Setup of run A:
==> flow/design.v (excerpt) <==
module conv_mac (
    input         clk,
    input         rst,           
    input         in_valid,
    input  [31:0] OperandA,      
    input  [31:0] OperandB,      
    input  [7:0]  kernel_size,
    output        out_valid,
    output [31:0] result
);
For scale: roughly 110 I/O pins, ~43000 µm² of cells after synthesis.
clock: 74.6 ns
lec_check: 0
abc_area: 0
cap_margin: 15
cell_pad_in_sites_detail_placement: 0
cell_pad_in_sites_global_placement: 2
core_margin: 2
core_utilization: 43
cts_cluster_diameter: 336
cts_cluster_size: 99
max_routing_layer: met4
min_routing_layer: met1
place_density_lb_addon: 0.3
slew_margin: 20
tns_end_percent: 35
run.sh (not shown) runs the stock make flow with config.mk's settings and CLKGATE_MAP_FILE=.
The following lists how run B was set up differently from run A:
- a deleted CTS_CLUSTER_SIZE that had been 99
- a deleted PLACE_DENSITY_LB_ADDON that had been 0.3
- a deleted CELL_PAD_IN_SITES_DETAIL_PLACEMENT that had been 0
- a change of CORE_UTILIZATION from 43 to 69
- a deleted CTS_CLUSTER_DIAMETER that had been 336
- an added PLACE_DENSITY of 0.43
- a deleted CELL_PAD_IN_SITES_GLOBAL_PLACEMENT that had been 2
- a change of CAP_MARGIN from 15 to 20
- a deleted MAX_ROUTING_LAYER that had been met4
- a deleted MIN_ROUTING_LAYER that had been met1
- a change of ABC_AREA from 0 to 1
- a deleted TNS_END_PERCENT that had been 35
- a change of the clock period (ns, I/O delays scaled along) from 74.6 to 52.4
Findings:
Run B | status: complete | timing, DRC, antenna: pass
Re worst hold path depth: run B is 1 up on run A.
From run A to run B the numbers moved as follows: data-path buffer share of cell area in the final layout shrank by 0.65 points; sequential cell count held steady.
Number of antenna violations at the first check in global routing in run B vs run A: down 5
Inputs modified between run B and run C:
- clearing PLACE_DENSITY, which used to be 0.43
- swapping 69 for 40 in CORE_UTILIZATION
- clearing ABC_AREA, which used to be 1
- swapping 52.4 for 44.0 in the clock period (ns, I/O delays scaled along)
Notes after the runs:
Of run C and run B, it is run C that has the lower layout inverter count without the clock tree. Run C has wire length above what run B had. Launch point of the critical path: OperandA[12] -> run C, OperandB[28] -> run B. Diff run B..run C | number of levels in the clock H-tree | unchanged. On minimum setup slack after placement, run B beats run C. Any difference in sequential cell area fraction in the yosys report between run C and run B is small enough to ignore.
[inputs] run D vs run C
- an added CTS_CLUSTER_DIAMETER of 320
- a change of CAP_MARGIN from 20 to 0
- an added PLACE_DENSITY_LB_ADDON of 0.29
- an added CTS_CLUSTER_SIZE of 100
- an added ABC_AREA of 1
- an added TNS_END_PERCENT of 5
- an added CORE_ASPECT_RATIO of 1.57
### Flow results
- Run D has completed all stages; timing, DRC and antenna checks passed.
- Going from run C to run D, share of synthesized area occupied by flip-flops and latches neither gained nor lost much; number of instances in the synthesized netlist picked up an extra 25%; total length of routed wires lost 0.54%.
- Non-clock buffer instance count of the final layout (higher): run D
- For run D, the timing startpoint of the critical path was OperandB[28], unlike run C, where it was OperandA[12].
- On minimum setup slack after placement, run C beats run D.
- On routed length on met1, the higher figure sits with run C, not run D.

========
xenon:
Starting RTL as in the previous note.
export LEC_CHECK = 0
export ABC_AREA = 1
export CAP_MARGIN = 20
export CORE_MARGIN = 2
export CORE_UTILIZATION = 69
export CTS_CLUSTER_DIAMETER = 241
export CTS_CLUSTER_SIZE = 98
export SETUP_SLACK_MARGIN = -1.81
export SLEW_MARGIN = 20
create_clock -name core_clock -period 36.7 [get_ports {clk}]
xenon finished all stages; layout check result: FAIL, due to setup timing.
> inputs changed (xenon -> amber)
- CTS_CLUSTER_DIAMETER no longer set, was 241
- CORE_MARGIN now 8, was 2
- SETUP_SLACK_MARGIN no longer set, was -1.81
- CTS_CLUSTER_SIZE no longer set, was 98
- CORE_UTILIZATION now 40, was 69
- ABC_AREA no longer set, was 1
- CELL_PAD_IN_SITES_GLOBAL_PLACEMENT now 2, previously not set
- HOLD_SLACK_MARGIN now 0.18, previously not set
- the clock period (ns, I/O delays scaled along) now 44.0, was 36.7
==> comparison <==
Higher wire length of the first global-routing pass among amber and xenon: amber
In the flow results for amber and xenon, the logic share of the area is larger on amber.
Compared with xenon, amber shows a lower number of global-route vias before repair.
Between amber and xenon, it is amber whose number of logic gates is lower, by 778.
amber has completed all stages; timing, DRC and antenna checks passed.
Aggregate routed wire length (lower): xenon
amber vs xenon — area of the mapped netlist dropped 3.6%.
Relative to xenon, the synthesized net count of amber is lower by 1463.
In amber relative to xenon, layout filler cell count had gone up by more than 100%.
Via count is lower on amber
Measured against amber, the finished layout cell area of xenon comes out at 1.07 times the reference value.
> inputs changed (amber -> indigo)
- CELL_PAD_IN_SITES_GLOBAL_PLACEMENT: 2 -> unset
- SETUP_SLACK_MARGIN: unset -> 5.0
- CORE_UTILIZATION: 40 -> 58
- HOLD_SLACK_MARGIN: 0.18 -> unset
- CORE_MARGIN: 8 -> 2
- the clock period (ns, I/O delays scaled along): 44.0 -> 35.0
==> results <==
Summary of indigo over amber: width of the die went down 67 um, global-route usage went up 20 points, fraction of standard cell area that is sequential went down 0.49 points. Of indigo and amber, amber shows the lower final area, with indigo above it. Comparing indigo against amber, there is no change at all in final-layout setup total negative slack.
